--- config.mk ---
export PLATFORM = sky130hd
export DESIGN_NAME = cpu
export DESIGN_NICKNAME = cpu
export VERILOG_FILES = /design/flow/design.v
export SDC_FILE = /design/flow/constraint.sdc
export NUM_CORES = 4
export LEC_CHECK = 0
export CAP_MARGIN = 40
export CORE_MARGIN = 2
export CORE_UTILIZATION = 40
export SLEW_MARGIN = 20
--- constraint.sdc ---
create_clock -name core_clock -period 12.0 [get_ports {clk}]
set_input_delay 2.4000 -clock core_clock [delete_from_list [all_inputs] [get_ports {clk}]]
set_output_delay 2.4000 -clock core_clock [all_outputs]
set_load 0.01 [all_outputs]
--- design.v ---
module ALU(
    input  [31:0] val_A,
    input  [31:0] val_B,
    input  [2:0]  ALU_op,
    output logic [31:0] ALU_out,
    output logic [7:0]  ALU_flags
);
    logic [31:0] sum_result;
    logic [31:0] diff_result;
    logic        overflow_add, overflow_sub;
    logic        signed_ge, signed_lt, signed_gt, signed_le;
    always_comb begin
        sum_result = $signed(val_A) + $signed(val_B);
        diff_result = $signed(val_A) - $signed(val_B);
        overflow_add = (val_A[31] == val_B[31]) && (val_A[31] != sum_result[31]);
        overflow_sub = (val_A[31] != val_B[31]) && (val_A[31] != diff_result[31]);
        signed_ge = ($signed(val_A) >= $signed(val_B));
        signed_lt = ($signed(val_A) < $signed(val_B));
        signed_gt = ($signed(val_A) > $signed(val_B));
        signed_le = ($signed(val_A) <= $signed(val_B));
        case(ALU_op)
            3'b000: begin  
                ALU_out = sum_result;
                ALU_flags[4] = overflow_add;
            end
            3'b001: begin  
                ALU_out = diff_result;
                ALU_flags[4] = overflow_sub;
            end
            3'b010: begin  
                ALU_out = val_A & val_B;
                ALU_flags[4] = 1'b0;
            end
            3'b011: begin  
                ALU_out = val_A | val_B;
                ALU_flags[4] = 1'b0;
            end
            3'b100: begin  
                ALU_out = val_A ^ val_B;
                ALU_flags[4] = 1'b0;
            end
            3'b101: begin  
                ALU_out = ~val_A;
                ALU_flags[4] = 1'b0;
            end
            default: begin  
                ALU_out = 32'b0;
                ALU_flags[4] = 1'b0;
            end
        endcase
        ALU_flags[7] = ALU_out[31];                     
        ALU_flags[6] = (ALU_out == 32'b0);              
        ALU_flags[5] = 1'b0;                            
        ALU_flags[3] = signed_ge;                       
        ALU_flags[2] = signed_lt;                       
        ALU_flags[1] = signed_gt;                       
        ALU_flags[0] = signed_le;                       
    end
endmodule
module shifter(
    input  [31:0] shift_in,     
    input  [1:0]  shift_op,     
    input  [4:0]  shift_amt,    
    output logic [31:0] shift_out   
);
    logic [4:0] valid_shift_amt;
    logic [31:0] rotate_amount;
    assign valid_shift_amt = (shift_amt > 5'd31) ? 5'd31 : shift_amt;
    assign rotate_amount = 32 - valid_shift_amt;
    always_comb begin
        case (shift_op)
            2'b00: begin  
                shift_out = shift_in << valid_shift_amt;
            end
            2'b01: begin  
                shift_out = shift_in >> valid_shift_amt;
            end
            2'b10: begin  
                shift_out = $signed(shift_in) >>> valid_shift_amt;
            end
            2'b11: begin  
                if (valid_shift_amt == 5'd0) begin
                    shift_out = shift_in;   
                end else begin
                    shift_out = (shift_in >> valid_shift_amt) | 
                               (shift_in << rotate_amount);
                end
            end
            default: begin  
                shift_out = shift_in;
            end
        endcase
    end
endmodule
module status_reg_block(
    input  clk,
    input  rst_n,
    input         en_status,     
    input         status_rdy,    
    input  [31:0] status_in,     
    output logic [31:0] status_out   
);
    logic [31:0] status_reg;
    assign status_out = status_rdy ? status_in : status_reg;
    always_ff @(posedge clk or negedge rst_n) begin
        if (!rst_n) begin
            status_reg <= 32'b0;   
        end else if (en_status) begin
            status_reg <= status_in;
        end
    end
endmodule
module regfile(
    input  clk,
    input  [31:0] w_data1,
    input  [3:0]  w_addr1,
    input         w_en1,
    input  [31:0] w_data2,
    input  [3:0]  w_addr2,
    input         w_en2,
    input  [31:0] w_data_ldr,
    input  [3:0]  w_addr_ldr,
    input         w_en_ldr,
    input  [3:0]  A_addr,
    input  [3:0]  B_addr,
    input  [3:0]  shift_addr,
    input  [3:0]  str_addr,
    input  [3:0]  reg_addr,
    input  [1:0]  sel_pc,
    input         load_pc,
    input  [10:0] start_pc,
    input  [10:0] dp_pc,
    output logic [31:0] A_data,
    output logic [31:0] B_data,
    output logic [31:0] shift_data,
    output logic [31:0] str_data,
    output logic [10:0] pc_out,
    output logic [31:0] reg_output
);
    logic [31:0] registers[1:15];   
    logic [10:0] pc_in;
    assign A_data      = (A_addr == 4'd0)     ? 32'b0 : registers[A_addr];
    assign B_data      = (B_addr == 4'd0)     ? 32'b0 : registers[B_addr];
    assign shift_data  = (shift_addr == 4'd0) ? 32'b0 : registers[shift_addr];
    assign str_data    = (str_addr == 4'd0)   ? 32'b0 : registers[str_addr];
    assign reg_output  = (reg_addr == 4'd0)   ? 32'b0 : registers[reg_addr];
    assign pc_out      = registers[4'd15][10:0];   
    assign pc_in       = pc_out + 1'b1;
    always_ff @(posedge clk) begin
        if (w_en1 && w_addr1 != 4'd0) begin
            registers[w_addr1] <= w_data1;
        end else if (w_en2 && w_addr2 != 4'd0) begin
            registers[w_addr2] <= w_data2;
        end else if (w_en_ldr && w_addr_ldr != 4'd0) begin
            registers[w_addr_ldr] <= w_data_ldr;
        end
        if (load_pc) begin
            case (sel_pc)
                2'b01: registers[4'd15] <= {21'b0, start_pc};
                2'b11: registers[4'd15] <= {21'b0, dp_pc};
                default: registers[4'd15] <= {21'b0, pc_in};
            endcase
        end
    end
endmodule
module idecoder(
    input  [31:0] instr,      
    output logic [3:0]  cond,       
    output logic [6:0]  opcode,     
    output logic        en_status,  
    output logic [3:0]  rn,         
    output logic [3:0]  rd,         
    output logic [3:0]  rs,         
    output logic [3:0]  rm,         
    output logic [1:0]  shift_op,   
    output logic [4:0]  imm5,       
    output logic [11:0] imm12,      
    output logic [23:0] imm24,      
    output logic        P,          
    output logic        U,          
    output logic        W           
);
    logic type_I;    
    logic type_RS;   
    assign cond = instr[31:28];       
    assign type_I = instr[25];        
    assign P = instr[24];             
    assign U = instr[23];             
    assign W = instr[21];             
    assign en_status = instr[20];     
    assign rn = instr[19:16];         
    assign rd = instr[15:12];         
    assign rs = instr[11:8];          
    assign rm = instr[3:0];           
    assign shift_op = instr[6:5];     
    assign imm5 = instr[11:7];        
    assign imm12 = instr[11:0];       
    assign imm24 = instr[23:0];       
    assign type_RS = ~type_I & (instr[4] == 1'b1);
    always_comb begin
        case (instr[27:26])
            2'b00: begin  
                if (instr[27:21] == 7'b0011001) begin  
                    opcode = 7'b0000000;
                end else if (instr[27:21] == 7'b0001000) begin  
                    opcode = 7'b0000001;
                end else if (instr[27:21] == 7'b0001001) begin  
                    if (instr[5] == 1'b0) begin   
                        opcode = 7'b1001001;
                    end else begin               
                        opcode = 7'b1001101;
                    end
                end else begin
                    if (type_I) begin
                        case (instr[24:21])
                            4'b0100: opcode = 7'b0000100;  
                            4'b0010: opcode = 7'b0001001;  
                            4'b1010: opcode = 7'b0001010;  
                            4'b0000: opcode = 7'b0001011;  
                            4'b1100: opcode = 7'b0001100;  
                            4'b0001: opcode = 7'b0001101;  
                            4'b1101: opcode = 7'b0000000;  
                            default: opcode = 7'b0000001;  
                        endcase
                    end else if (type_RS) begin
                        case (instr[24:21])
                            4'b0100: opcode = 7'b0111000;  
                            4'b0010: opcode = 7'b0111001;  
                            4'b1010: opcode = 7'b0111010;  
                            4'b0000: opcode = 7'b0111011;  
                            4'b1100: opcode = 7'b0111100;  
                            4'b0001: opcode = 7'b0111101;  
                            4'b1101: opcode = 7'b0110000;  
                            default: opcode = 7'b0000001;  
                        endcase
                    end else begin
                        case (instr[24:21])
                            4'b0100: opcode = 7'b0011000;  
                            4'b0010: opcode = 7'b0011001;  
                            4'b1010: opcode = 7'b0011010;  
                            4'b0000: opcode = 7'b0011011;  
                            4'b1100: opcode = 7'b0011100;  
                            4'b0001: opcode = 7'b0011101;  
                            4'b1101: opcode = 7'b0010000;  
                            default: opcode = 7'b0000001;  
                        endcase
                    end
                end
            end
            2'b01: begin  
                if (instr[20] == 1'b1) begin  
                    if (instr[25] == 1'b0) begin  
                        if (instr[19:16] == 4'b1111) begin  
                            opcode = 7'b1000000;
                        end else begin  
                            opcode = 7'b1100000;
                        end
                    end else begin  
                        opcode = 7'b1101000;
                    end
                end else begin  
                    if (instr[25] == 1'b0) begin  
                        opcode = 7'b1110000;
                    end else begin  
                        opcode = 7'b1111000;
                    end
                end
            end
            2'b10: begin  
                if (instr[25:24] == 2'b10) begin  
                    opcode = 7'b1001000;
                end else begin  
                    opcode = 7'b1001100;
                end
            end
            default: begin  
                opcode = 7'b0000001;  
            end
        endcase
    end
endmodule
module controller(
    input  clk,
    input  rst_n,
    input  [6:0]  opcode,
    input  [31:0] status_reg,
    input  [3:0]  cond,
    input         P,
    input         U,
    input         W,
    input         en_status_decode,
    output logic         waiting,
    output logic         w_en1,
    output logic         w_en2,
    output logic         w_en_ldr,
    output logic         sel_load_LR,
    output logic [1:0]   sel_A_in,
    output logic [1:0]   sel_B_in,
    output logic [1:0]   sel_shift_in,
    output logic         en_A,
    output logic         en_B,
    output logic         en_C,
    output logic         en_S,
    output logic         sel_A,
    output logic         sel_B,
    output logic         sel_post_indexing,
    output logic [2:0]   ALU_op,
    output logic         en_status,
    output logic         status_rdy,
    output logic         load_ir,
    output logic         load_pc,
    output logic [1:0]   sel_pc,
    output logic         ram_w_en1,
    output logic         ram_w_en2
);
    localparam [3:0] RESET = 4'd0;
    localparam [3:0] FETCH = 4'd1;
    localparam [3:0] FETCH_WAIT = 4'd2;
    localparam [3:0] DECODE = 4'd3;
    localparam [3:0] EXECUTE = 4'd4;
    localparam [3:0] MEMORY_INCREMENT_PC = 4'd5;
    localparam [3:0] MEMORY_WAIT = 4'd6;
    localparam [3:0] WRITE_BACK = 4'd7;
    localparam [3:0] LOAD_PC_START = 4'd8;
    localparam [6:0] NOP = 7'b0000000;
    localparam [6:0] HLT = 7'b0000001;
    localparam [6:0] MOV_I = 7'b0001000;
    localparam [3:0] CMP = 4'b1010;
    localparam [2:0] ALU_ADD = 3'b000;
    localparam [2:0] ALU_SUB = 3'b001;
    localparam [2:0] ALU_AND = 3'b010;
    localparam [2:0] ALU_ORR = 3'b011;
    localparam [2:0] ALU_XOR = 3'b100;
    logic N, Z, C, V;
    assign N = status_reg[31];
    assign Z = status_reg[30];
    assign C = status_reg[29];
    assign V = status_reg[28];
    logic [3:0] state;
    always_ff @(posedge clk or negedge rst_n) begin
        if (!rst_n) begin
            state <= RESET;
        end else begin
            case (state)
                RESET: begin
                    state <= LOAD_PC_START;
                end
                LOAD_PC_START: begin
                    state <= FETCH;
                end
                FETCH: begin
                    state <= FETCH_WAIT;
                end
                FETCH_WAIT: begin
                    state <= DECODE;
                end
                DECODE: begin
                    state <= EXECUTE;
                end
                EXECUTE: begin
                    state <= MEMORY_INCREMENT_PC;
                end
                MEMORY_INCREMENT_PC: begin
                    state <= MEMORY_WAIT;
                end
                MEMORY_WAIT: begin
                    state <= WRITE_BACK;
                end
                WRITE_BACK: begin
                    state <= FETCH;
                end
                default: begin
                    state <= RESET;
                end
            endcase
        end
    end
    always_comb begin
        waiting = 1'b1;
        w_en1 = 1'b0;
        w_en2 = 1'b0;
        w_en_ldr = 1'b0;
        sel_load_LR = 1'b0;
        sel_A_in = 2'b00;
        sel_B_in = 2'b00;
        sel_shift_in = 2'b00;
        en_A = 1'b0;
        en_B = 1'b0;
        en_C = 1'b0;
        en_S = 1'b0;
        sel_A = 1'b0;
        sel_B = 1'b0;
        sel_post_indexing = 1'b0;
        ALU_op = ALU_ADD;
        en_status = 1'b0;
        status_rdy = 1'b0;
        load_ir = 1'b0;
        load_pc = 1'b0;
        sel_pc = 2'b00;
        ram_w_en1 = 1'b0;
        ram_w_en2 = 1'b0;
        case (state)
            RESET: begin
                waiting = 1'b1;
            end
            LOAD_PC_START: begin
                waiting = 1'b1;
                load_pc = 1'b1;
                sel_pc = 2'b01;
            end
            FETCH: begin
                waiting = 1'b1;
            end
            FETCH_WAIT: begin
                waiting = 1'b1;
            end
            DECODE: begin
                waiting = 1'b1;
                load_ir = 1'b1;
            end
            EXECUTE: begin
                waiting = 1'b1;
                if (opcode[6] == 1'b0 && cond != 4'b1111) begin
                    if (opcode[3]) begin
                        en_A = 1'b1;
                    end
                    if (opcode[4]) begin
                        en_B = 1'b1;
                    end
                    en_S = 1'b1;
                    if (opcode[4]) begin
                        sel_shift_in = 2'b00;
                    end else begin
                        sel_shift_in = 2'b00;
                    end
                end 
                else if (opcode[6:5] == 2'b11 || opcode[6:3] == 4'b1000) begin
                    if (opcode[3] == 1'b0) begin
                        if (opcode[6:4] == 3'b100) begin  
                            sel_A_in = 2'b11;  
                        end
                        sel_B_in = 2'b00;  
                        en_A = 1'b1;
                        en_B = 1'b0;
                        en_S = 1'b0;
                        sel_shift_in = 2'b00;
                    end 
                    else begin
                        sel_A_in = 2'b00;  
                        sel_B_in = 2'b00;  
                        en_A = 1'b1;
                        en_B = 1'b1;
                        en_S = 1'b1;
                        sel_shift_in = 2'b00;
                    end
                end 
                else if (opcode[6:3] == 4'b1001) begin
                    en_A = 1'b0;
                    if (opcode[1]) begin
                        en_B = 1'b1;
                    end
                    en_S = 1'b1;
                    sel_shift_in = 2'b11;
                end
            end
            MEMORY_INCREMENT_PC: begin
                waiting = 1'b1;
                en_C = 1'b1;
                if (opcode[6] == 1'b0 && cond != 4'b1111) begin
                    sel_pc = 2'b00;
                    load_pc = 1'b1;
                    case (opcode[2:0])
                        3'b000: ALU_op = ALU_ADD;
                        3'b001: ALU_op = ALU_SUB;
                        3'b010: ALU_op = ALU_AND;
                        3'b011: ALU_op = ALU_ORR;
                        3'b100: ALU_op = ALU_XOR;
                        default: ALU_op = ALU_ADD;
                    endcase
                    if (opcode[3] == 1'b0) begin
                        sel_A = 1'b1;
                    end
                    if (opcode[4] == 1'b0) begin
                        sel_B = 1'b1;
                    end
                    sel_post_indexing = 1'b0;
                    sel_load_LR = 1'b0;
                    en_status = en_status_decode;
                    if (opcode[3:0] != CMP) begin
                        w_en1 = 1'b1;
                    end
                    ram_w_en2 = 1'b0;
                end 
                else if (opcode[6:5] == 2'b11 || opcode[6:3] == 4'b1000) begin
                    sel_pc = 2'b00;
                    load_pc = 1'b1;
                    if (U == 1'b0) begin
                        ALU_op = ALU_SUB;
                    end else begin
                        ALU_op = ALU_ADD;
                    end
                    sel_A = 1'b0;  
                    sel_post_indexing = ~P;
                    if (opcode[3] == 1'b1) begin
                        sel_B = 1'b0;  
                    end else begin
                        sel_B = 1'b1;  
                    end
                    sel_load_LR = 1'b0;
                    en_status = en_status_decode;
                    w_en1 = 1'b0;
                    w_en2 = ~P | W;
                    if (opcode[4] == 1'b1) begin  
                        ram_w_en2 = 1'b1;
                    end else begin  
                        ram_w_en2 = 1'b0;
                    end
                end 
                else if (opcode[6:3] == 4'b1001) begin
                    if ((cond == 4'b0000 && Z) || 
                        (cond == 4'b0001 && ~Z) || 
                        (cond == 4'b0010 && C) || 
                        (cond == 4'b0011 && ~C) || 
                        (cond == 4'b0100 && N) || 
                        (cond == 4'b0101 && ~N) || 
                        (cond == 4'b0110 && V) || 
                        (cond == 4'b0111 && ~V) || 
                        (cond == 4'b1000 && C && ~Z) || 
                        (cond == 4'b1001 && (~C || Z)) || 
                        (cond == 4'b1010 && (N == V)) || 
                        (cond == 4'b1011 && (N != V)) || 
                        (cond == 4'b1100 && (~Z && (N == V))) || 
                        (cond == 4'b1101 && (Z || (N != V))) || 
                        (cond == 4'b1110)) begin
                        sel_pc = 2'b11;
                        load_pc = 1'b1;
                    end else begin
                        sel_pc = 2'b00;
                        load_pc = 1'b1;
                    end
                    if (opcode[2] == 1'b1) begin
                        w_en1 = 1'b1;
                        sel_load_LR = 1'b0;
                    end
                    ALU_op = ALU_ADD;
                    sel_A = 1'b1;
                    if (opcode[1] == 1'b1) begin
                        sel_B = 1'b0;
                    end else begin
                        sel_B = 1'b1;
                    end
                    sel_post_indexing = 1'b0;
                    en_status = 1'b0;
                end
            end
            MEMORY_WAIT: begin
                waiting = 1'b1;
                status_rdy = 1'b1;
            end
            WRITE_BACK: begin
                waiting = 1'b1;
                if (opcode[6:4] == 3'b110 || opcode[6:3] == 4'b1000) begin
                    w_en_ldr = 1'b1;
                end
            end
            default: begin
                waiting = 1'b1;
            end
        endcase
    end
endmodule
module datapath(
    input  clk,
    input  rst_n,
    input  [3:0]  w_addr1,
    input         w_en1,
    input  [3:0]  w_addr2,
    input         w_en2,
    input  [3:0]  w_addr_ldr,
    input         w_en_ldr,
    input  [31:0] w_data_ldr,
    input  [3:0]  A_addr,
    input  [3:0]  B_addr,
    input  [3:0]  shift_addr,
    input  [3:0]  str_addr,
    input  [3:0]  reg_addr,       
    input  [1:0]  sel_pc,
    input         load_pc,
    input  [10:0] start_pc,
    input  [1:0]  sel_A_in,
    input  [1:0]  sel_B_in,
    input  [1:0]  sel_shift_in,
    input         en_A,
    input         en_B,
    input         en_S,
    input  [31:0] shift_imme,
    input         sel_shift,
    input  [1:0]  shift_op,
    input         sel_A,
    input         sel_B,
    input         sel_post_indexing,
    input  [31:0] imme_data,
    input  [2:0]  ALU_op,
    input         en_status,
    input         status_rdy,
    input  [31:0] LR_in,
    input         sel_load_LR,
    output logic [31:0] datapath_out,
    output logic [31:0] status_out,
    output logic [31:0] str_data,
    output logic [10:0] PC,
    output logic [31:0] reg_output
);  
    logic [31:0] A_data, B_data, shift_data, str_data_rf;
    logic [10:0] pc_out;
    logic [31:0] reg_output_rf;
    logic [31:0] shift_out;
    logic [31:0] val_A, val_B, ALU_out, shift_amt, status_in;
    logic [7:0]  ALU_flags;
    logic [31:0] A_in, B_in, shift_in;
    logic [31:0] A_reg, B_reg, S_reg, status_out_reg;
    logic [31:0] w_data1;
    logic [3:0]  w_addr1_in;
    assign PC = pc_out;
    assign reg_output = reg_output_rf;
    assign status_out = status_out_reg;
    assign str_data = str_data_rf;
    regfile regfile(
        .clk(clk),
        .w_data1(w_data1),
        .w_addr1(w_addr1_in),
        .w_en1(w_en1),
        .w_data2(ALU_out),
        .w_addr2(w_addr2),
        .w_en2(w_en2),
        .w_data_ldr(w_data_ldr),
        .w_addr_ldr(w_addr_ldr),
        .w_en_ldr(w_en_ldr),
        .sel_pc(sel_pc),
        .load_pc(load_pc),
        .start_pc(start_pc),
        .dp_pc(ALU_out[10:0]),
        .A_addr(A_addr),
        .B_addr(B_addr),
        .shift_addr(shift_addr),
        .str_addr(str_addr),
        .A_data(A_data),
        .B_data(B_data),
        .shift_data(shift_data),
        .str_data(str_data_rf),
        .pc_out(pc_out),
        .reg_output(reg_output_rf),
        .reg_addr(reg_addr)
    );
    shifter shifter(
        .shift_in(B_reg),
        .shift_op(shift_op),
        .shift_amt(S_reg[4:0]),
        .shift_out(shift_out)
    );
    ALU alu(
        .val_A(val_A),
        .val_B(val_B),
        .ALU_op(ALU_op),
        .ALU_out(ALU_out),
        .ALU_flags(ALU_flags)
    );
    status_reg_block status_reg(
        .clk(clk),
        .rst_n(rst_n),
        .en_status(en_status),
        .status_rdy(status_rdy),
        .status_in(status_in),
        .status_out(status_out_reg)
    );
    assign status_in = {24'b0, ALU_flags};
    assign datapath_out = sel_post_indexing ? val_A : ALU_out;
    assign w_data1 = sel_load_LR ? LR_in : ALU_out;
    assign w_addr1_in = sel_load_LR ? 4'd14 : w_addr1;   
    assign val_A = sel_A ? 32'b0 : A_reg;
    assign val_B = sel_B ? imme_data : shift_out; 
    assign shift_amt = sel_shift ? shift_in : shift_imme;
    always_comb begin
        case (sel_A_in)
            2'b00: A_in = A_data;         
            2'b01: A_in = ALU_out;        
            2'b11: A_in = {21'b0, pc_out};  
            default: A_in = A_data;
        endcase
    end
    always_comb begin
        case (sel_B_in)
            2'b00: B_in = B_data;         
            2'b01: B_in = ALU_out;        
            2'b11: B_in = val_B;          
            default: B_in = B_data;
        endcase
    end
    always_comb begin
        case (sel_shift_in)
            2'b00: shift_in = shift_data;  
            2'b01: shift_in = ALU_out;     
            2'b11: shift_in = 32'b0;       
            default: shift_in = shift_data;
        endcase
    end
    always_ff @(posedge clk or negedge rst_n) begin
        if (!rst_n) begin
            A_reg <= 32'b0;
        end else if (en_A) begin
            A_reg <= A_in;
        end
    end
    always_ff @(posedge clk or negedge rst_n) begin
        if (!rst_n) begin
            B_reg <= 32'b0;
        end else if (en_B) begin
            B_reg <= B_in;
        end
    end
    always_ff @(posedge clk or negedge rst_n) begin
        if (!rst_n) begin
            S_reg <= 32'b0;
        end else if (en_S) begin
            S_reg <= shift_amt;
        end
    end
endmodule
module cpu (
    input  clk,
    input  rst_n,
    input  [31:0] instr,
    input  [31:0] ram_data2,
    input  [10:0] start_pc,
    input  [3:0]  reg_addr,   
    output logic         waiting,
    output logic         ram_w_en1,
    output logic         ram_w_en2,
    output logic [10:0]  ram_addr2,
    output logic [31:0]  ram_in2,
    output logic [31:0]  status_out,
    output logic [31:0]  datapath_out,
    output logic [10:0]  pc_out,
    output logic [31:0]  reg_output
);
    logic [31:0] instr_reg;
    logic [3:0]  cond;            
    logic [6:0]  opcode;          
    logic        en_status_decode;  
    logic [3:0]  rn, rd, rs, rm;  
    logic [1:0]  shift_op;        
    logic [4:0]  imm5;            
    logic [11:0] imm12;           
    logic [23:0] imm24;           
    logic        P, U, W;         
    logic [3:0] rt;
    assign rt = rd;
    logic [31:0] status_out_dp;
    logic [31:0] datapath_out_dp;
    logic [31:0] str_data_dp;
    logic [10:0] pc_out_dp;
    logic [31:0] reg_output_dp;
    logic        waiting_ctrl;
    logic        w_en1, w_en2, w_en_ldr, sel_load_LR;
    logic [1:0]  sel_A_in, sel_B_in, sel_shift_in;
    logic        en_A, en_B, en_C, en_S;
    logic        sel_A, sel_B, sel_post_indexing;
    logic [2:0]  ALU_op;
    logic        en_status, status_rdy_ctrl;
    logic        load_ir, load_pc_ctrl;
    logic [1:0]  sel_pc_ctrl;
    logic        ram_w_en1_ctrl, ram_w_en2_ctrl;
    assign waiting = waiting_ctrl;
    assign status_out = status_out_dp;
    assign datapath_out = datapath_out_dp;
    assign pc_out = pc_out_dp;
    assign reg_output = reg_output_dp;
    assign ram_addr2 = datapath_out_dp[10:0];
    assign ram_in2 = str_data_dp;
    assign ram_w_en1 = ram_w_en1_ctrl;
    assign ram_w_en2 = ram_w_en2_ctrl;
    idecoder idecoder(
        .instr(instr_reg),
        .cond(cond),
        .opcode(opcode),
        .en_status(en_status_decode),
        .rn(rn),
        .rd(rd),
        .rs(rs),
        .rm(rm),
        .shift_op(shift_op),
        .imm5(imm5),
        .imm12(imm12),
        .imm24(imm24),
        .P(P),
        .U(U),
        .W(W)
    );
    datapath datapath(
        .clk(clk),
        .rst_n(rst_n),
        .LR_in(ram_data2),
        .sel_load_LR(sel_load_LR),
        .w_addr1(rd),
        .w_en1(w_en1),
        .w_addr2(rn),
        .w_en2(w_en2),
        .w_addr_ldr(rt),            
        .w_en_ldr(w_en_ldr),
        .w_data_ldr(ram_data2),     
        .A_addr(rn),
        .B_addr(rm),
        .shift_addr(rs),
        .str_addr(rt),
        .reg_addr(reg_addr),        
        .sel_pc(sel_pc_ctrl),
        .load_pc(load_pc_ctrl),
        .start_pc(start_pc),
        .sel_A_in(sel_A_in),
        .sel_B_in(sel_B_in),
        .sel_shift_in(sel_shift_in),
        .en_A(en_A),
        .en_B(en_B),
        .en_S(en_S),
        .shift_imme({27'd0, imm5}),
        .sel_shift(1'b0),           
        .shift_op(shift_op),
        .sel_A(sel_A),
        .sel_B(sel_B),
        .sel_post_indexing(sel_post_indexing),
        .imme_data({20'd0, imm12}),
        .ALU_op(ALU_op),
        .en_status(en_status),
        .status_rdy(status_rdy_ctrl),
        .datapath_out(datapath_out_dp),
        .status_out(status_out_dp),
        .str_data(str_data_dp),
        .PC(pc_out_dp),
        .reg_output(reg_output_dp)
    );
    controller controller(
        .clk(clk),
        .rst_n(rst_n),
        .opcode(opcode),
        .status_reg(status_out_dp),
        .cond(cond),
        .P(P),
        .U(U),
        .W(W),
        .en_status_decode(en_status_decode),
        .waiting(waiting_ctrl),
        .w_en1(w_en1),
        .w_en2(w_en2),
        .w_en_ldr(w_en_ldr),
        .sel_load_LR(sel_load_LR),
        .sel_A_in(sel_A_in),
        .sel_B_in(sel_B_in),
        .sel_shift_in(sel_shift_in),
        .en_A(en_A),
        .en_B(en_B),
        .en_C(en_C),
        .en_S(en_S),
        .sel_A(sel_A),
        .sel_B(sel_B),
        .sel_post_indexing(sel_post_indexing),
        .ALU_op(ALU_op),
        .en_status(en_status),
        .status_rdy(status_rdy_ctrl),
        .load_ir(load_ir),
        .load_pc(load_pc_ctrl),
        .sel_pc(sel_pc_ctrl),
        .ram_w_en1(ram_w_en1_ctrl),
        .ram_w_en2(ram_w_en2_ctrl)
    );
    always_ff @(posedge clk or negedge rst_n) begin
        if (!rst_n) begin
            instr_reg <= 32'b0;
        end else if (load_ir) begin
            instr_reg <= instr;
        end
    end
endmodule
--- run.sh ---
#!/bin/bash
# the make line also repeats each setting of config.mk as NAME=value (left out here)
make -C /OpenROAD-flow-scripts/flow DESIGN_CONFIG=/design/flow/config.mk WORK_HOME=/design/flow/orfs CLKGATE_MAP_FILE= finish
==> job_summary.md, run 1 <==
## Implementation flow summary

| Metric | Value |
|---|---|
| Slew margin rel. | 30.7% |
| Late-Pin Clk Latency | 0.67 ns |
| Clock power share | 22.3% |
| Post-Syn Area | 48,000 um2 |
| Stages on worst setup path | 26 |
| Routed vias | 42,400 |
| Sw frac | 42.8% |
| Simple Share, Synth | between 10 and 15% |
| Yosys warning count | 8 |
| Post-Route M1 WL | 77.8 mm |
| Pwr top | combinational logic |
| Area leader, netlist | edfxtp_1 |
| Xor+xnor area frac | 0.675% |
| Area fraction in mux cells | between 20 and 30% |
| Drt total wl | 208 mm |
| Vias in the first global route | 40,100 |
| CTS Sinks | between 500 and 600 |
| Synth Area in Adders | 3.10% |
| FP Core Util | just over 40% |
| WL met2 | ~92 mm |
| Worst clock skew | 0.0311 ns |
| Core area | 119,000 um2 |
| Routed wl met3 | 25.3 mm |
| Hold Buf Count CTS | 0 |
| Crit. Startpoint | datapath.S_reg[1] |
| Setup violators final | 0 |
| Ys async rst share | 18.9% |
| Top logic family | multiplexers |
| Sequential Power | around 3000 uW |
| Die area | between 100,000 and 150,000 um2 |
| Peak supply drop | 0.134 mV |
| Post-synth EDFFs | 459 |
| Reg2Reg Setup Slack | 3.94 ns |
| Setup CP Type | reg2out |
| Initial DRC Count | 6,274 |
| Min cycle time layout | 11.66 ns |
| LEAKAGE | 0.0198 uW |
| Layout area overhead | 14.1% |
| GP Congestion | between 1 and 1.5 |
| Fmax | 85.8 MHz |
| Final Power | 10,400 uW |
| R2R cell count | 25 |
| Post-Synthesis Cells | 4,497 |
| CTS tree | yes |
| Reg clk slew, reported paths | ~0.06 ns |
| DR vias/cell | around 6.8 |
| Clock Tree Buf Depth | 3 |
| Tcrit/Tclk final | 97.1% |
| CP Max Fanout | 37 |
| OpenROAD warning count | 111 |
| Chip width | between 300 and 400 um |
| Yosys Instances | roughly 4,500 |
| Synth top area cells | edfxtp_1, mux4_2, dfrtp_1, mux2i_1, mux2_2 |
| First-pass GRT wire length | 295 mm |
| Critical R2R Capture | datapath.regfile.registers[8][31] |
| Power in the clock group | 2320 uW |
| Post-DR wirelength/cell | 33.5 um |
| CTS buffer count | 72 |
| Hold Crit Depth | 2 |
| HPWL after DPL | 143 mm |
| Final hold slack | 0.481 ns |
| Worst hold endpoint | datapath.A_reg[20] |
| Worst setup EP type | output pin |
| Area share of the largest cell type after synthesis | 28.7% |
| Sw power | 4450 uW |
| CTS root buf | clkbuf_16 |
| RSZ-0062 raised after global routing | false |
| Seq share, synth | 35.4% |
| Library cells used by synthesis | 117 |
| Worst slew pin tran | 1.01 ns |
| Pwr dens | 190 nW/um2 |
| IO Pins | about 230 |
| Critical path arrival | 9.26 ns |
| DRT Pass-1 Iters | 7 |
| Count of final hold-check violations | 0 |
| Registers, synthesis | 592 |
| Startpoint types | flip-flop |
| Slowest stage delay, CP | 0.67 ns |
| Initial antenna violation count | 11 |
| Main flop type | edfxtp_1 |
| Die Ht | 351 um |
| H-tree level count | 3 |
| CP delay by family, top | AND-OR/OR-AND gates |
| Worst Hold Class | reg2reg |
| Syn Area/Cell | 10.7 um2 |
| Crit path to | status_out[6] |
| # Max-Cap Violations | 0 |
| Post-CTS Setup Inserts | 0 |
| Hold path start | datapath.A_reg[20] |
| Post-layout nets | between 4,000 and 5,000 |
| Top cells by count | edfxtp_1, nand2_1, mux4_2 |
| Row Count | ~130 |
| Worst path slowest cell | dfrtp_4 |
| Antenna viol nets, final | 0 |
| Logic gate share of total power | 48.2% |
| Overflow after GRT | 0 |
| Top sig layer | met5 |
| Comb. pwr | 5010 uW |
| Crit path buf inv count | 4 |
| Setup TNS | 0 ns |
| Slew Limit Fails | 0 |
| Reg2reg start | datapath.S_reg[1] |
| Count leader, synth | edfxtp_1 |
| Gr usage total | 33.4% |
| Critical path's most frequent cell | o31ai_1 |
| Aoi share | 17.6% |
| Port Buffer Count | 206 |
| DRC errors left | 0 |
| WP data required | 9.60 ns |
| Sequential power share | between 20 and 30% |
| YS chip area | 48,000 um2 |
| Pint | 5940 uW |
| Pin count of the biggest net entering global routing | 116 |
| Outcome | no timing/DRC/antenna violations |
| Fillcell total | 11,000 |
==> per-stage QoR <==
stage | utilization (%) | cell area (um2) | setup slack [ns] | std cells
after detailed placement | 43.7 | 52200 | 0.779 | 6081
after global placement | 43.3 | 51800 | 0.964 | 6043
after CTS | 45.8 | 54700 | 0.0835 | 6211
after global routing | 45.9 | 54800 | 0.0470 | 6219
after floorplan | - | 48100 | 2.89 | 4522
final | 45.9 | 54800 | 0.344 | 6222
==> area by class of cell <==
type / count / area [um2] / share of cell area [%]
Timing Repair Buffer: 414 / 3840 / 7.01
Inverter: 110 / 413 / 0.753
Antenna cell: 3 / 7.51 / 0.0137
Clock inverter: 35 / 472 / 0.861
Tap cell: 1612 / 2020 / 3.68
Multi-Input combinational cell: 3361 / 29000 / 52.9
Clock buffer: 95 / 1990 / 3.63
Sequential cell: 592 / 17100 / 31.1
==> repair_timing <==
item,4_1_cts,5_1_grt
gates resized,0,5
endpoints found under the hold margin,0,0
setup endpoints to repair,0,4
==> per-layer routing <==
| metal | track usage (%) | vias up |
|---|---|---|
| met4 | 18.3 | 12 |
| met3 | 8.33 | 610 |
| met1 | 43.9 | 21200 |
| li1 | - | 17600 |
| met5 | 0 | - |
| met2 | 50.6 | 3014 |
==> run 2, diff against run 1 <==
Settings changed: CAP_MARGIN 40 to 15, CORE_UTILIZATION 40 to 58, GPL_ROUTABILITY_DRIVEN from default to 1, MAX_ROUTING_LAYER from default to met5, PLACE_DENSITY from default to 0.64, TNS_END_PERCENT from default to 10.
Clock period 12.0 ns to 8.28 ns, I/O delays scaled along.
==> run 2 against run 1 <==
Net effect: the layout now fails its checks (negative setup slack); critical path type unchanged; sequential power is 42% higher; count of clock-buffer cells in the layout decreased by 11; synthesized area is the same; clock power up 38%; combinational power rose by 83%; non-clock buffer count increased by 620; sequential cell count unchanged; sequential share of layout area is 2.5 points lower; via count is 9.4% higher; power increased by 61%.
==> job_summary.md, run 2 <==
## Implementation flow summary

| Metric | Value |
|---|---|
| Outcome | complete, but fails checks (was no timing/DRC/antenna violations) |
| Layout Check Fails | negative setup slack |
| CP Max Fanout | 18 (was 37) |
| Port Buffer Count | 206 (unchanged) |
| Top cells by count | edfxtp_1, nand2_1, mux4_2 (unchanged) |
| IO Pins | 234 (unchanged) |
| Yosys warning count | 8 (unchanged) |
| Critical R2R Capture | datapath.regfile.registers[1][31] (was datapath.regfile.registers[8][31]) |
| Post-DR wirelength/cell | 33.7 um (was 33.5 um) |
| Critical path arrival | 7.35 ns (was 9.26 ns) |
| GP Congestion | 1.09 (was 1.06) |
| Ys async rst share | 18.9% (unchanged) |
| Row Count | 105 (was 127) |
| Tcrit/Tclk final | 109% (was 97.1%) |
| Final Core Density | 72.7% (was 45.9%) |
| Xor+xnor area frac | 0.675% (unchanged) |
| Initial antenna violation count | 7 (was 11) |
| FP Core Util | 58.5% (was 40.2%) |
| Power in the clock group | 3200 uW (was 2320 uW) |
| Post-synth EDFFs | 459 (unchanged) |
| Seq share, synth | 35.4% (unchanged) |
| Sequential power share | 26.0% (was 29.4%) |
| Routed vias | 46,400 (was 42,400) |
| Peak supply drop | 0.297 mV (was 0.134 mV) |
| First-pass GRT wire length | 304 mm (was 295 mm) |
| Gr usage total | 48.9% (was 33.4%) |
| Final hold slack | 0.478 ns (was 0.481 ns) |
| Worst hold endpoint | datapath.status_reg.status_reg[1] (was datapath.A_reg[20]) |
| DRT Pass-1 Iters | 6 (was 7) |
| Dpl ws | -0.915 ns (was 0.779 ns) |
| Core area | 82,100 um2 (was 119,000 um2) |
| Reg2Reg Setup Slack | 1.21 ns (was 3.94 ns) |
| Count leader, synth | edfxtp_1 (unchanged) |
| WP data required | 6.62 ns (was 9.60 ns) |
| Antenna viol nets, final | 0 (unchanged) |
| PnR worst setup slack | -0.729 ns (was 0.344 ns) |
| Setup TNS | -1.53 ns (was 0 ns) |
| # Max-Cap Violations | 0 (unchanged) |
| Worst setup EP type | output pin (unchanged) |
| Area leader, netlist | edfxtp_1 (unchanged) |
| Stages on worst setup path | 26 (unchanged) |
| Overflow after GRT | 0 (unchanged) |
| Sequential Power | 4350 uW (was 3060 uW) |
| Clock power share | 19.1% (was 22.3%) |
| Worst Hold Class | reg2reg (unchanged) |
| Startpoint types | flip-flop (unchanged) |
| Fmax | around 110 MHz |
| Fillcell total | 5,681 (was 11,000) |
| Reg2reg start | datapath.S_reg[0] (was datapath.S_reg[1]) |
| Vias in the first global route | 45,300 (was 40,100) |
| Crit. Startpoint | datapath.S_reg[0] (was datapath.S_reg[1]) |
| Count of final hold-check violations | 0 (unchanged) |
| Sw power | 6950 uW (was 4450 uW) |
| Hold Crit Depth | 1 (was 2) |
| Pint | 9770 uW (was 5940 uW) |
| CTS buffer count | 68 (was 72) |
| HPWL after DPL | 145 mm (was 143 mm) |
| Chip width | 292 um (was 351 um) |
| Setup CP Type | reg2out (unchanged) |
| Main flop type | edfxtp_1 (unchanged) |
| CTS tree | yes (unchanged) |
| R2R cell count | 32 (was 25) |
| Late-Pin Clk Latency | 0.65 ns (was 0.67 ns) |
| Top logic family | multiplexers (unchanged) |
| Die Ht | 292 um (was 351 um) |
| Syn Area/Cell | 10.7 um2 (unchanged) |
| Worst clock skew | 0.0367 ns (was 0.0311 ns) |
| LEAKAGE | 0.0230 uW (was 0.0198 uW) |
| CTS Sinks | 592 (unchanged) |
| Crit path buf inv count | 5 (was 4) |
| RSZ-0062 raised after global routing | true (was false) |
| DRC errors left | 0 (unchanged) |
| Setup violators final | 11 (was 0) |
| Library cells used by synthesis | 117 (unchanged) |
| YS chip area | 48,000 um2 (unchanged) |
| Critical path's most frequent cell | buf_4 (was o31ai_1) |
| Synth top area cells | edfxtp_1, mux4_2, dfrtp_1, mux2i_1, mux2_2 (unchanged) |
| Post-Synthesis Cells | 4,497 (unchanged) |
| Post-layout nets | 5,365 (was 4,749) |
| Pwr dens | 280 nW/um2 (was 190 nW/um2) |
| Initial DRC Count | 7,076 (was 6,274) |
| Worst slew pin tran | 1.21 ns (was 1.01 ns) |
| Hold Buf Count CTS | 0 (unchanged) |
| Min cycle time layout | 9.01 ns |
| Layout area overhead | 24.2% (was 14.1%) |
| Slowest stage delay, CP | 0.64 ns (was 0.67 ns) |
| Reg clk slew, reported paths | 0.06 ns (about the same) |
| Hold path start | datapath.status_reg.status_reg[1] (was datapath.A_reg[20]) |
| Slew margin rel. | 18.7% (was 30.7%) |
| Area fraction in mux cells | 28.1% (unchanged) |
| CTS root buf | clkbuf_16 (unchanged) |
| Post-Syn Area | 48,000 um2 (unchanged) |
| CP delay by family, top | simple AND/OR/NAND/NOR gates (was AND-OR/OR-AND gates) |
| Yosys Instances | 4,497 (unchanged) |
| Crit path to | status_out[6] (unchanged) |
| Worst path slowest cell | a211oi_1 (was dfrtp_4) |
| H-tree level count | 3 (unchanged) |
| Synth Area in Adders | 3.10% (unchanged) |
| Registers, synthesis | 592 (unchanged) |
| Logic gate share of total power | 54.8% (was 48.2%) |
| Pwr top | combinational logic (unchanged) |
| DR vias/cell | 7.38 (was 6.82) |
| Simple Share, Synth | 10.0% (unchanged) |
| Slew Limit Fails | 0 (unchanged) |
| Aoi share | 17.6% (unchanged) |
| Clock Tree Buf Depth | 3 (unchanged) |
| OpenROAD warning count | 107 (was 111) |
| Sw frac | 41.6% (was 42.8%) |
| Area share of the largest cell type after synthesis | 28.7% (unchanged) |
| Die area | 85,200 um2 (was 123,000 um2) |
| Drt total wl | 212 mm (was 208 mm) |
| Pin count of the biggest net entering global routing | 99 (was 116) |
| Comb. pwr | 9170 uW (was 5010 uW) |
-- run 2: area by class of cell --
cell class / count / area [um2] / area share (%)
sequential: 592 / 17100 / 28.6
multi-input combinational: 3361 / 30000 / 50.3
clock inverter: 41 / 435 / 0.730
clock buffer: 84 / 1880 / 3.14
inverter: 110 / 413 / 0.692
antenna: 1 / 2.50 / 0.00419
timing repair buffer: 1034 / 8530 / 14.3
tap: 1070 / 1340 / 2.24
-- run 2: routing by layer --
| layer | wire (um) | vias up | GRT usage, % |
|---|---|---|---|
| met4 | 19000 | 10 | 34.8 |
| met3 | 31900 | 1187 | 15.9 |
| met1 | 70700 | 22100 | 61.6 |
| met2 | 90300 | 4242 | 71.4 |
| li1 | - | 18900 | - |
| met5 | 62 | - | 0 |
-- run 2: repair_timing --
item	CTS	global route
resized	120	196
setup endpoints to repair	32	42
buffers inserted	8	16
cloned	2	0
pin swaps	24	45
-- run 2: per-stage QoR --
stage	cells	area (um2)	total power, uW
2_1_floorplan	4522	48100	8350
3_3_place_gp	6141	56100	12700
3_5_place_dp	6142	56100	12700
4_1_cts	6277	58900	16100
5_1_grt	6292	59700	17200
6_report	6293	59700	16700
==> run 3, diff against run 2 <==
Settings changed: CAP_MARGIN 15 to 40, CORE_UTILIZATION 58 to 40, GPL_ROUTABILITY_DRIVEN 1 to default, MAX_ROUTING_LAYER met5 to default, PLACE_DENSITY 0.64 to default, SETUP_SLACK_MARGIN from default to -0.35, TNS_END_PERCENT 10 to default.
Clock period 8.28 ns to 11.9 ns, I/O delays scaled along.
==> run 3 against run 2 <==
Net effect: still fails the layout checks on negative setup slack; synthesized cell count unchanged; clock power down 28%; synthesized area unchanged; setup slack better by 0.70 ns; cell area down 8.4%; hold slack better by 0.0016 ns; power down 38%; critical path depth up 1; via count down 8.7%; critical path type unchanged; critical endpoint unchanged; largest power group unchanged.
==> job_summary.md, run 3 <==
## Implementation flow summary

| Metric | Value |
|---|---|
| Outcome | complete, but fails checks (unchanged) |
| Layout Check Fails | negative setup slack (unchanged) |
| DR vias/cell | 6.82 (was 7.38) |
| Syn Area/Cell | 10.7 um2 (unchanged) |
| Worst clock skew | 0.0380 ns (was 0.0367 ns) |
| R2R cell count | 28 (was 32) |
| Die area | 123,000 um2 (was 85,200 um2) |
| Min cycle time layout | ~12 ns |
| Tcrit/Tclk final | 100% (was 109%) |
| Finished Layout Cells | 6,211 (was 6,293) |
| Sw frac | 43.0% (was 41.6%) |
| Post-synth EDFFs | 459 (unchanged) |
| Post-Syn Area | 48,000 um2 (unchanged) |
| Top sig layer | met5 (unchanged) |
| Final Power | 10,400 uW (was 16,700 uW) |
| Pint | 5940 uW (was 9770 uW) |
| PnR worst setup slack | -0.0276 ns (was -0.729 ns) |
| CP Max Fanout | 15 (was 18) |
| Logic gate share of total power | 48.3% (was 54.8%) |
| CTS tree | yes (unchanged) |
| Chip width | 351 um (was 292 um) |
| Slew margin rel. | 27.6% (was 18.7%) |
| Clock Tree Buf Depth | 3 (unchanged) |
| DRC errors left | 0 (unchanged) |
| Pin count of the biggest net entering global routing | 113 (was 99) |
| Critical path arrival | 9.55 ns (was 7.35 ns) |
| CTS Sinks | 592 (unchanged) |
| Slowest stage delay, CP | 0.63 ns (was 0.64 ns) |
| Hold Crit Depth | 1 (unchanged) |
| DRT Pass-1 Iters | 8 (was 6) |
| Critical R2R Capture | datapath.regfile.registers[3][31] (was datapath.regfile.registers[1][31]) |
| Post-CTS Setup Inserts | 0 (was 8) |
| Count of final hold-check violations | 0 (unchanged) |
| Fmax | 83.8 MHz |
| Worst path slowest cell | or3_1 (was a211oi_1) |
| Synth Area in Adders | 3.10% (unchanged) |
| OpenROAD warning count | 108 (was 107) |
| Peak supply drop | 0.153 mV (was 0.297 mV) |
| Placed cell count | 6,071 (was 6,142) |
| Row Count | 127 (was 105) |
| Reg clk slew, reported paths | 0.06 ns (about the same) |
| # resized after CTS | 0 (was 120) |
| Worst slew pin tran | 1.09 ns (was 1.21 ns) |
| Pwr dens | 191 nW/um2 (was 280 nW/um2) |
| Core area | 119,000 um2 (was 82,100 um2) |
| Sequential power share | 29.7% (was 26.0%) |
| Antenna viol nets, final | 0 (unchanged) |
| LEAKAGE | 0.0198 uW (was 0.0230 uW) |
| Late-Pin Clk Latency | 0.66 ns (was 0.65 ns) |
| Post-layout nets | 4,738 (was 5,365) |
| H-tree level count | 3 (unchanged) |
| FP Core Util | 40.2% (was 58.5%) |
| Post-Route M1 WL | 79.1 mm (was 70.7 mm) |
| Multi-input gate area in the final layout | 29,000 um2 (was 30,000 um2) |
| Count leader, synth | edfxtp_1 (unchanged) |
| Overflow after GRT | 0 (unchanged) |
| Routed wl met3 | 24.1 mm (was 31.9 mm) |
| Worst Hold Class | reg2reg (unchanged) |
| Yosys Instances | 4,497 (unchanged) |
| Crit path to | status_out[6] (unchanged) |
| Setup violators final | 1 (was 11) |
| HPWL after DPL | 140 mm (was 145 mm) |
| Xor+xnor area frac | 0.675% (unchanged) |
| Reg area | 17,100 um2 (unchanged) |
| Initial DRC Count | 6,261 (was 7,076) |
| GP Congestion | 1.06 (was 1.09) |
| WP data required | 9.52 ns (was 6.62 ns) |
| Sw power | 4480 uW (was 6950 uW) |
| Routed vias | 42,400 (was 46,400) |
| Worst hold endpoint | datapath.status_reg.status_reg[1] (unchanged) |
| Hold Buf Count CTS | 0 (unchanged) |
| Critical path's most frequent cell | or4_1 (was buf_4) |
| Simple Share, Synth | 10.0% (unchanged) |
| YS chip area | 48,000 um2 (unchanged) |
| Crit path buf inv count | 5 (unchanged) |
| Main flop type | edfxtp_1 (unchanged) |
| Drt total wl | 206 mm (was 212 mm) |
| Top logic family | multiplexers (unchanged) |
| Ys async rst share | 18.9% (unchanged) |
| Sequential Power | 3100 uW (was 4350 uW) |
| Power in the clock group | 2290 uW (was 3200 uW) |
| Slew Limit Fails | 0 (unchanged) |
| Area leader, netlist | edfxtp_1 (unchanged) |
| Area fraction in mux cells | 28.1% (unchanged) |
| Layout area overhead | 13.8% (was 24.2%) |
| Stages on worst setup path | 27 (was 26) |
| Post-Synthesis Cells | 4,497 (unchanged) |
| Hold path start | datapath.status_reg.status_reg[1] (unchanged) |
| IO Pins | 234 (unchanged) |
| Area share of the largest cell type after synthesis | 28.7% (unchanged) |
| Synth top area cells | edfxtp_1, mux4_2, dfrtp_1, mux2i_1, mux2_2 (unchanged) |
| Top cells by count | edfxtp_1, nand2_1, mux4_2 (unchanged) |
| Library cells used by synthesis | 117 (unchanged) |
| CTS root buf | clkbuf_16 (unchanged) |
| Initial antenna violation count | 11 (was 7) |
| Startpoint types | flip-flop (unchanged) |
| WL met2 | 91.4 mm (was 90.3 mm) |
| Pwr top | combinational logic (unchanged) |
| Reg2Reg Setup Slack | 3.34 ns (was 1.21 ns) |
| Comb. pwr | 5040 uW (was 9170 uW) |
| First-pass GRT wire length | 291 mm (was 304 mm) |
| Registers, synthesis | 592 (unchanged) |
| CTS buffer count | 70 (was 68) |
| Post-DR wirelength/cell | 33.2 um (was 33.7 um) |
| # Max-Cap Violations | 0 (unchanged) |
| Yosys warning count | 8 (unchanged) |
| CP delay by family, top | AND-OR/OR-AND gates (was simple AND/OR/NAND/NOR gates) |
| Setup CP Type | reg2out (unchanged) |
| Final Core Density | 45.7% (was 72.7%) |
| Port Buffer Count | 206 (unchanged) |
| Die Ht | 351 um (was 292 um) |
| Vias in the first global route | 39,700 (was 45,300) |
| Fillcell total | 11,100 (was 5,681) |
| Worst setup EP type | output pin (unchanged) |
| Reg2reg start | instr_reg[26] (was datapath.S_reg[0]) |
| Dpl ws | 0.796 ns (was -0.915 ns) |
| Final hold slack | 0.480 ns (was 0.478 ns) |
| Clock power share | 22.0% (was 19.1%) |
| Gr usage total | 32.9% (was 48.9%) |
| Aoi share | 17.6% (unchanged) |
| Seq share, synth | 35.4% (unchanged) |
| Crit. Startpoint | instr_reg[26] (was datapath.S_reg[0]) |
==> run 3: area by class of cell <==
type / instances / share of cell area, %
Sequential cell: 592 / 31.2
Antenna cell: 3 / 0.0137
Multi-Input combinational cell: 3361 / 53.0
Clock inverter: 41 / 0.934
Timing Repair Buffer: 405 / 6.89
Clock buffer: 87 / 3.47
Inverter: 110 / 0.755
Tap cell: 1612 / 3.69
==> run 3: routing by layer <==
| metal | track usage (%) | vias up |
|---|---|---|
| li1 | - | 17600 |
| met4 | 16.3 | 10 |
| met1 | 44.3 | 21200 |
| met3 | 7.46 | 567 |
| met5 | 0 | - |
| met2 | 49.9 | 3051 |
==> run 3: through the flow <==
stage / TNS, ns / instance area (um2)
6_report: -0.0276 / 54700
5_1_grt: -0.334 / 54700
4_1_cts: 0 / 54600
3_5_place_dp: 0 / 52200
3_3_place_gp: 0 / 51800
2_1_floorplan: 0 / 48100
==> run 4, diff against run 3 <==
Settings changed: CORE_UTILIZATION 40 to 72, CTS_CLUSTER_DIAMETER from default to 97, CTS_CLUSTER_SIZE from default to 33, SETUP_SLACK_MARGIN -0.35 to 2.45.
Clock period 11.9 ns to 8.52 ns, I/O delays scaled along.
==> run 4 against run 3 <==
Net effect: the flow now stops in 5_1_grt; die size fell by 44%; synthesized cell count did not move; synthesized area did not move.
==> job_summary.md, run 4 <==
### Yosys + OpenROAD results

| Metric | Value |
|---|---|
| Area share of the largest cell type after synthesis | 28.7% (unchanged) |
| Post-Synthesis Cells | 4,497 (unchanged) |
| Port Buffer Count | 206 (unchanged) |
| HPWL after DPL | 151 mm (was 140 mm) |
| Die Ht | 262 um (was 351 um) |
| Failed at | 5_1_grt |
| Synth Area in Adders | 3.10% (unchanged) |
| Dpl ws | -0.355 ns (was 0.796 ns) |
| Count leader, synth | edfxtp_1 (unchanged) |
| Yosys Instances | 4,497 (unchanged) |
| Syn Area/Cell | 10.7 um2 (unchanged) |
| Overflow after GRT | just over 600 |
| Xor+xnor area frac | 0.675% (unchanged) |
| Synth top area cells | edfxtp_1, mux4_2, dfrtp_1, mux2i_1, mux2_2 (unchanged) |
| GP Congestion | 1.13 (was 1.06) |
| Placed cell count | 5,722 (was 6,071) |
| Die area | 68,800 um2 (was 123,000 um2) |
| Post-Syn Area | 48,000 um2 (unchanged) |
| Placed cell area | 54,500 um2 (was 52,200 um2) |
| Aoi share | 17.6% (unchanged) |
| Top logic family | multiplexers (unchanged) |
| Tool error | [ERROR GRT-0232] Routing congestion too high. Check the congestion heatmap in the GUI. |
| Core area | 65,900 um2 (was 119,000 um2) |
| Area leader, netlist | edfxtp_1 (unchanged) |
| CTS Sinks | 592 (unchanged) |
| Post-synth EDFFs | 459 (unchanged) |
| CTS root buf | clkbuf_16 (unchanged) |
| IO Pins | 234 (unchanged) |
| Outcome | aborted with a tool error (was complete, but fails checks) |
| Registers, synthesis | 592 (unchanged) |
| YS chip area | 48,000 um2 (unchanged) |
| Ys async rst share | 18.9% (unchanged) |
| Area fraction in mux cells | 28.1% (unchanged) |
| Gr usage total | between 90% and 100% |
| Row Count | 94 (was 127) |
| Clock Tree Buf Depth | 3 (unchanged) |
| Top cells by count | edfxtp_1, nand2_1, mux4_2 (unchanged) |
| Chip width | 262 um (was 351 um) |
| CTS buffer count | 25 (was 70) |
| Library cells used by synthesis | 117 (unchanged) |
| Yosys warning count | 8 (unchanged) |
| H-tree level count | 1 (was 3) |
| Main flop type | edfxtp_1 (unchanged) |
| FP Core Util | 72.9% (was 40.2%) |
| Seq share, synth | 35.4% (unchanged) |
| Simple Share, Synth | 10.0% (unchanged) |
==> run 4: metrics by stage <==
stage          utilization (%)  power (uW)  setup TNS, ns
3_5_place_dp              82.8       12100         -0.355
4_1_cts                   86.2       14300         -0.244
3_3_place_gp              82.2       11800         -0.123
2_1_floorplan                -        8230              0
==> run 4: metal layers <==
metal / GRT overflow / GRT usage (%)
met5: 29 / 78.8
met4: 212 / 91.4
met3: 106 / 87.5
met2: 212 / 97.9
met1: 63 / 91.4
==> run 4: what timing repair did <==
action / CTS
setup endpoints to repair: 332
pin swaps: 76
buffers inserted: 71
hold buffers: 0
gates cloned: 2
gates resized: 376
==> run 5, diff against run 4 <==
Settings changed: CAP_MARGIN 40 to 20, CORE_ASPECT_RATIO from default to 0.52, CORE_UTILIZATION 72 to 67, CTS_CLUSTER_DIAMETER 97 to default, CTS_CLUSTER_SIZE 33 to 17, GPL_ROUTABILITY_DRIVEN from default to 1, GPL_TIMING_DRIVEN from default to 0, MAX_ROUTING_LAYER from default to met4, MIN_ROUTING_LAYER from default to met2, PLACE_DENSITY_LB_ADDON from default to 0.26, SETUP_SLACK_MARGIN 2.45 to 1.77, TNS_END_PERCENT from default to 90.
Clock period 8.52 ns to 12.0 ns, I/O delays scaled along.
==> run 5 against run 4 <==
Net effect: the run again fails in 5_1_grt; synthesized area is the same; die size grew 7.5%; synthesized cell count is the same.
==> job_summary.md, run 5 <==
### Yosys + OpenROAD results

| Metric | Value |
|---|---|
| Outcome | aborted with a tool error (unchanged) |
| Failed at | 5_1_grt (unchanged) |
| Tool error | [ERROR GRT-0116] Global routing finished with congestion. Check the congestion regions in the DRC Viewer. (was [ERROR GRT-0232] Routing congestion too high. Check the congestion heatmap in the GUI.) |
| Yosys Instances | 4,497 (unchanged) |
| CTS root buf | clkbuf_16 (unchanged) |
| Top cells by count | edfxtp_1, nand2_1, mux4_2 (unchanged) |
| Ys async rst share | 18.9% (unchanged) |
| Count leader, synth | edfxtp_1 (unchanged) |
| Chip width | 375 um (was 262 um) |
| CTS buffer count | 53 (was 25) |
| Xor+xnor area frac | 0.675% (unchanged) |
| Hold Buf Count CTS | 0 (unchanged) |
| IO Pins | 234 (unchanged) |
| Dpl ws | -0.333 ns (was -0.355 ns) |
| H-tree level count | 2 (was 1) |
| Aoi share | 17.6% (unchanged) |
| Area share of the largest cell type after synthesis | 28.7% (unchanged) |
| Area fraction in mux cells | 28.1% (unchanged) |
| Core area | 70,600 um2 (was 65,900 um2) |
| Die Ht | 197 um (was 262 um) |
| Area leader, netlist | edfxtp_1 (unchanged) |
| Row Count | 70 (was 94) |
| Die area | 74,000 um2 (was 68,800 um2) |
| Overflow after GRT | 6,911 |
| Port Buffer Count | 202 (was 206) |
| Synth Area in Adders | 3.10% (unchanged) |
| Post-Synthesis Cells | 4,497 (unchanged) |
| Simple Share, Synth | 10.0% (unchanged) |
| CTS Sinks | 592 (unchanged) |
| Seq share, synth | 35.4% (unchanged) |
| GP Congestion | 1.98 (was 1.13) |
| Top logic family | multiplexers (unchanged) |
| Post-Syn Area | 48,000 um2 (unchanged) |
| Post-synth EDFFs | 459 (unchanged) |
| Registers, synthesis | 592 (unchanged) |
| Synth top area cells | edfxtp_1, mux4_2, dfrtp_1, mux2i_1, mux2_2 (unchanged) |
| FP Core Util | 68.1% (was 72.9%) |
| Library cells used by synthesis | 117 (unchanged) |
| Syn Area/Cell | 10.7 um2 (unchanged) |
| YS chip area | 48,000 um2 (unchanged) |
| Clock Tree Buf Depth | 3 (unchanged) |
| HPWL after DPL | 173 mm (was 151 mm) |
| Main flop type | edfxtp_1 (unchanged) |
| Gr usage total | 112% |
| Yosys warning count | 8 (unchanged) |
==> run 5: through the flow <==
step | cells | hold slack (ns) | cell area, um2 | setup TNS, ns
after floorplan | 4522 | 0.450 | 48100 | 0
after global placement | 5660 | 0.461 | 51300 | -0.557
after detailed placement | 5702 | 0.471 | 52500 | -0.333
after CTS | 5814 | 0.489 | 55100 | 0
==> run 5: metal layers <==
| metal | overflow | global-route usage [%] |
|---|---|---|
| met3 | 5753 | 146 |
| met1 | - | - |
| met5 | - | - |
| met2 | 730 | 97.4 |
| met4 | 428 | 83.4 |
==> run 5: what timing repair did <==
| item | CTS |
|---|---|
| pin swaps | 19 |
| gates cloned | 0 |
| setup endpoints to repair | 40 |
| gates resized | 249 |
| setup buffers | 15 |
==> run 6, diff against run 5 <==
Settings changed: CORE_ASPECT_RATIO 0.52 to default, CORE_UTILIZATION 67 to 66, CTS_CLUSTER_SIZE 17 to 41, GPL_ROUTABILITY_DRIVEN 1 to default, GPL_TIMING_DRIVEN 0 to default, MAX_ROUTING_LAYER met4 to default, MIN_ROUTING_LAYER met2 to default, PLACE_DENSITY_LB_ADDON 0.26 to default, SETUP_SLACK_MARGIN 1.77 to -0.62, TNS_END_PERCENT 90 to default.
Clock period 12.0 ns to 6.75 ns, I/O delays scaled along.
==> run 6 against run 5 <==
Net effect: the run again fails in 5_1_grt; synthesized cell count stayed put; die size is 1.3% higher; synthesized area stayed put.
==> job_summary.md, run 6 <==
### Yosys + OpenROAD results

| Metric | Value |
|---|---|
| Hold Buf Count CTS | 0 (unchanged) |
| CTS Sinks | 592 (unchanged) |
| Area share of the largest cell type after synthesis | 28.7% (unchanged) |
| Synth top area cells | edfxtp_1, mux4_2, dfrtp_1, mux2i_1, mux2_2 (unchanged) |
| Top logic family | multiplexers (unchanged) |
| Aoi share | 17.6% (unchanged) |
| Tool error | [ERROR GRT-0232] Routing congestion too high. Check the congestion heatmap in the GUI. (was [ERROR GRT-0116] Global routing finished with congestion. Check the congestion regions in the DRC Viewer.) |
| Syn Area/Cell | 10.7 um2 (unchanged) |
| Ys async rst share | 18.9% (unchanged) |
| Simple Share, Synth | 10.0% (unchanged) |
| IO Pins | 234 (unchanged) |
| YS chip area | 48,000 um2 (unchanged) |
| Yosys Instances | 4,497 (unchanged) |
| Port Buffer Count | 206 (was 202) |
| CTS buffer count | 66 (was 53) |
| Post-Synthesis Cells | 4,497 (unchanged) |
| Failed at | 5_1_grt (unchanged) |
| Row Count | 98 (was 70) |
| Seq share, synth | 35.4% (unchanged) |
| Count leader, synth | edfxtp_1 (unchanged) |
| Gr usage total | 90.5% |
| GP Congestion | 1.11 (was 1.98) |
| Top cells by count | edfxtp_1, nand2_1, mux4_2 (unchanged) |
| Die Ht | 274 um (was 197 um) |
| Yosys warning count | 8 (unchanged) |
| Chip width | 274 um (was 375 um) |
| HPWL after DPL | 158 mm (was 173 mm) |
| Registers, synthesis | 592 (unchanged) |
| Die area | 75,000 um2 (was 74,000 um2) |
| Synth Area in Adders | 3.10% (unchanged) |
| Dpl ws | -2.04 ns (was -0.333 ns) |
| Xor+xnor area frac | 0.675% (unchanged) |
| Outcome | aborted with a tool error (unchanged) |
| H-tree level count | 3 (was 2) |
| Core area | 71,700 um2 (was 70,600 um2) |
| CTS root buf | clkbuf_16 (unchanged) |
| Overflow after GRT | 776 |
| Post-synth EDFFs | 459 (unchanged) |
| Area leader, netlist | edfxtp_1 (unchanged) |
| Area fraction in mux cells | 28.1% (unchanged) |
| Main flop type | edfxtp_1 (unchanged) |
| Library cells used by synthesis | 117 (unchanged) |
| Clock Tree Buf Depth | 3 (unchanged) |
| Post-Syn Area | 48,000 um2 (unchanged) |
| FP Core Util | 67.0% (was 68.1%) |
==> run 6: through the flow <==
step | cells | total power [uW] | area, um2 | hold slack [ns] | util (%)
after global placement | 6172 | 15800 | 57100 | 0.462 | 79.7
after CTS | 6338 | 21000 | 61000 | 0.487 | 85.0
after floorplan | 4522 | 10300 | 48300 | 0.450 | -
after detailed placement | 6172 | 16100 | 57200 | 0.472 | 79.7
==> run 6: repair_timing <==
action | CTS
setup endpoints to repair | 58
gates cloned | 2
pin swaps | 98
resized | 431
setup buffers | 62
==> run 6: per-layer routing <==
layer | global-route usage [%] | GRT overflow
met2 | 97.0 | 269
met1 | 90.3 | 95
met5 | 71.0 | 21
met4 | 89.2 | 262
met3 | 85.9 | 129
==> run 7, diff against run 6 <==
Settings changed: CAP_MARGIN 20 to 15, CTS_CLUSTER_SIZE 41 to 35, MAX_ROUTING_LAYER from default to met4, SETUP_SLACK_MARGIN -0.62 to 1.03, TNS_END_PERCENT from default to 5.
Clock period 6.75 ns to 7.66 ns, I/O delays scaled along.
==> run 7 against run 6 <==
Net effect: the run again fails in 5_1_grt; synthesized cell count unchanged; die size unchanged; synthesized area unchanged.
==> job_summary.md, run 7 <==
### Yosys + OpenROAD results

| Metric | Value |
|---|---|
| Clock Tree Buf Depth | 3 (unchanged) |
| Main flop type | edfxtp_1 (unchanged) |
| Seq share, synth | 35.4% (unchanged) |
| Aoi share | 17.6% (unchanged) |
| Die Ht | 274 um (unchanged) |
| Top cells by count | edfxtp_1, nand2_1, mux4_2 (unchanged) |
| Yosys Instances | 4,497 (unchanged) |
| Post-synth EDFFs | 459 (unchanged) |
| Ys async rst share | 18.9% (unchanged) |
| Area fraction in mux cells | 28.1% (unchanged) |
| Tool error | [ERROR GRT-0116] Global routing finished with congestion. Check the congestion regions in the DRC Viewer. (was [ERROR GRT-0232] Routing congestion too high. Check the congestion heatmap in the GUI.) |
| Top logic family | multiplexers (unchanged) |
| Synth Area in Adders | 3.10% (unchanged) |
| CTS root buf | clkbuf_16 (unchanged) |
| Area leader, netlist | edfxtp_1 (unchanged) |
| Simple Share, Synth | 10.0% (unchanged) |
| Outcome | aborted with a tool error (unchanged) |
| Post-Syn Area | 48,000 um2 (unchanged) |
| FP Core Util | 67.0% (unchanged) |
| Post-Synthesis Cells | 4,497 (unchanged) |
| Syn Area/Cell | 10.7 um2 (unchanged) |
| IO Pins | 234 (unchanged) |
| YS chip area | 48,000 um2 (unchanged) |
| Hold Buf Count CTS | 0 (unchanged) |
| Core area | 71,700 um2 (unchanged) |
| Count leader, synth | edfxtp_1 (unchanged) |
| Gr usage total | 82.1% |
| Placed cell count | 6,081 (was 6,172) |
| Registers, synthesis | 592 (unchanged) |
| Die area | 75,000 um2 (unchanged) |
| Chip width | 274 um (unchanged) |
| H-tree level count | 3 (unchanged) |
| Synth top area cells | edfxtp_1, mux4_2, dfrtp_1, mux2i_1, mux2_2 (unchanged) |
| Port Buffer Count | 206 (unchanged) |
| Overflow after GRT | 25 |
| Failed at | 5_1_grt (unchanged) |
| Library cells used by synthesis | 117 (unchanged) |
| CTS buffer count | 66 (unchanged) |
| GP Congestion | 1.12 (was 1.11) |
| Yosys warning count | 8 (unchanged) |
| Row Count | 98 (unchanged) |
| HPWL after DPL | 156 mm (was 158 mm) |
| Xor+xnor area frac | 0.675% (unchanged) |
| CTS Sinks | 592 (unchanged) |
| Area share of the largest cell type after synthesis | 28.7% (unchanged) |
-- run 7: routing by layer --
metal  overflow  track usage [%]
met5          -                -
met4         12             75.7
met1          1             83.7
met3          9             71.3
met2          3             91.6
-- run 7: stage by stage --
| stage | setup WS, ns | setup TNS (ns) | cell area [um2] |
|---|---|---|---|
| after floorplan | 0.245 | 0 | 48300 |
| after global placement | -0.979 | -7.45 | 56500 |
| after detailed placement | -1.02 | -8.86 | 56500 |
| after CTS | -1.06 | -9.20 | 59600 |
-- run 7: what timing repair did --
| action | CTS |
|---|---|
| endpoints found under the hold margin | 0 |
| buffers inserted | 25 |
| setup endpoints to repair | 127 |
| resized | 344 |
| cloned | 1 |
| pin swaps | 75 |
Power is estimated from default activity; no workload was simulated.
